## before
Design enc_bundler_top, start of the top module:
module enc_bundler_top(
	input  wire 						clk,
	input  wire 						nrst,
	input  wire 						bundling_features,
	input  wire [617-1:0]	bits_to_bundle,
	output logic 						encoded_bit
	);
Size: about 1 flip-flops, about 0.017 mm2 of cells after synthesis.
make LEC_CHECK=0 ABC_AREA=1 CAP_MARGIN=20 CORE_MARGIN=2 CORE_UTILIZATION=72 CTS_CLUSTER_DIAMETER=352 CTS_CLUSTER_SIZE=99 PLACE_DENSITY=0.6 SETUP_SLACK_MARGIN=0.97 SLEW_MARGIN=20 finish   # period 3.29 ns
run.sh (not shown) runs the stock make flow with config.mk's settings and CLKGATE_MAP_FILE=.
before: it failed during I/O pin placement, and the tool reported PPL-0024.
Here is what was changed in the inputs of after compared with before.
# before
export LEC_CHECK = 0
export ABC_AREA = 1
export CAP_MARGIN = 20
export CORE_MARGIN = 2
export CORE_UTILIZATION = 72
export CTS_CLUSTER_DIAMETER = 352
export CTS_CLUSTER_SIZE = 99
export PLACE_DENSITY = 0.6
export SETUP_SLACK_MARGIN = 0.97
export SLEW_MARGIN = 20
create_clock -name core_clock -period 3.29 [get_ports {clk}]
# after
export LEC_CHECK = 0
export ABC_AREA = 1
export CAP_MARGIN = 20
export CORE_MARGIN = 2
export CORE_UTILIZATION = 70
export CTS_CLUSTER_DIAMETER = 313
export CTS_CLUSTER_SIZE = 76
export SLEW_MARGIN = 20
create_clock -name core_clock -period 5.2 [get_ports {clk}]
Findings:
before -> after: area fraction in and, or, nand and nor cells delta 0, exact match. From after to before, area reported by Yosys stat did not move at all. As far as number of nets produced by synthesis is concerned, before and after perform about the same. For after, the flow was terminated by a tool error in I/O pin placement and produced no final design. Re synthesized area: no difference whatsoever between before and after. On mean instance size in the synthesized netlist, after and before are neck and neck. Looking at placeable core region across after and before, the one that comes out lower is before. Number of instances in the synthesized netlist: after vs before identical. | number of enable-type register cells in the synthesized netlist | after vs before | ≈ equal |. In the metrics for after and before, the one carrying the higher width of the die is after. Diff after..before | number of distinct library cells after synthesis | unchanged. Relative to before, after degrades chip footprint.


Starting RTL as in the previous note.
clock: 12.9 ns
lec_check: 0
cap_margin: 40
cell_pad_in_sites_detail_placement: 1
cell_pad_in_sites_global_placement: 1
core_aspect_ratio: 0.54
core_margin: 2
core_utilization: 18
cts_cluster_diameter: 365
cts_cluster_size: 96
gpl_routability_driven: 1
gpl_timing_driven: 1
max_routing_layer: met4
place_density_lb_addon: 0.15
setup_slack_margin: 0.3
slew_margin: 30
tns_end_percent: 95
Edit:
CAP_MARGIN = 20   (was 40)
CELL_PAD_IN_SITES_DETAIL_PLACEMENT = not set   (was 1)
CELL_PAD_IN_SITES_GLOBAL_PLACEMENT = 2   (was 1)
CORE_ASPECT_RATIO = not set   (was 0.54)
CORE_UTILIZATION = 40   (was 18)
CTS_CLUSTER_DIAMETER = 198   (was 365)
CTS_CLUSTER_SIZE = not set   (was 96)
GPL_ROUTABILITY_DRIVEN = not set   (was 1)
GPL_TIMING_DRIVEN = not set   (was 1)
MAX_ROUTING_LAYER = not set   (was met4)
PLACE_DENSITY_LB_ADDON = not set   (was 0.15)
SETUP_SLACK_MARGIN = not set   (was 0.3)
SLEW_MARGIN = 20   (was 30)
TNS_END_PERCENT = not set   (was 95)
clock period = 12.5 ns   (was 12.9 ns; I/O delays follow)
=> The new run ran to the end with no violations. Area after synthesis is unchanged. Die area went down by well over a third. Cell count falls by about a fifth. Routed wire length is lower by a quarter to a third. Core utilization came out higher by 30 points. Sequential cell count is unchanged. Global-route usage is higher by 8.0 points.
Edit:
CELL_PAD_IN_SITES_GLOBAL_PLACEMENT = not set   (was 2)
CORE_UTILIZATION = 55   (was 40)
CTS_CLUSTER_DIAMETER = 272   (was 198)
CTS_CLUSTER_SIZE = 90   (was not set)
GPL_TIMING_DRIVEN = 0   (was not set)
MIN_ROUTING_LAYER = met1   (was not set)
PLACE_DENSITY = 0.61   (was not set)
TNS_END_PERCENT = 5   (was not set)
=>
- utilization goes up by 21 points
- routed wire length grows by 3.5%
- area after synthesis is unchanged
- setup slack loses 0.17 ns
- final area decreases by about 0.7%
- global-route usage went up by 9.0 points
- via count came out higher by 3.3%
- sequential share of layout area hardly moves


main:
Starting RTL as in the previous note.
export LEC_CHECK = 0
export CAP_MARGIN = 20
export CORE_ASPECT_RATIO = 0.5
export CORE_MARGIN = 2
export CORE_UTILIZATION = 58
export CTS_CLUSTER_DIAMETER = 316
export CTS_CLUSTER_SIZE = 63
export GPL_ROUTABILITY_DRIVEN = 0
export PLACE_DENSITY_LB_ADDON = 0.0
export SETUP_SLACK_MARGIN = 1.84
export SLEW_MARGIN = 25
export TNS_END_PERCENT = 5
create_clock -name core_clock -period 6.53 [get_ports {clk}]
main completed end to end; final checks failed (setup timing).
Setup changes, main to the feature branch
Settings: CORE_UTILIZATION changed from 58 to 72; SETUP_SLACK_MARGIN removed (was 1.84); CTS_CLUSTER_DIAMETER removed (was 316); CTS_CLUSTER_SIZE removed (was 63); CORE_ASPECT_RATIO removed (was 0.5); TNS_END_PERCENT removed (was 5); ABC_AREA newly set to 1; PLACE_DENSITY newly set to 0.6; PLACE_DENSITY_LB_ADDON removed (was 0.0); GPL_ROUTABILITY_DRIVEN removed (was 0); SLEW_MARGIN changed from 25 to 20; the clock period (ns, I/O delays scaled along) changed from 6.53 to 3.29.
### Flow results
- In the summary table, the feature branch is marked failed, with error PPL-0024 raised in I/O pin placement (3_2_place_iop).
- The feature branch vs main — synthesized cell count climbed by a few percent
- ~same register area share after synthesis in main and the feature branch
- From main to the feature branch the numbers moved as follows: mux contribution to synthesized area barely changed, die extent in x dropped 36%.
- Compared with main, in the feature branch number of cell rows +about 27%, post-synthesis chip area from yosys +86 sq um, total nets after synthesis +35.
- The area of the chip number comes out lower for the feature branch vs main.
- The higher area fraction in compound gates came out of main.
- On count of cell types in the netlist, the higher figure sits with main, not the feature branch.
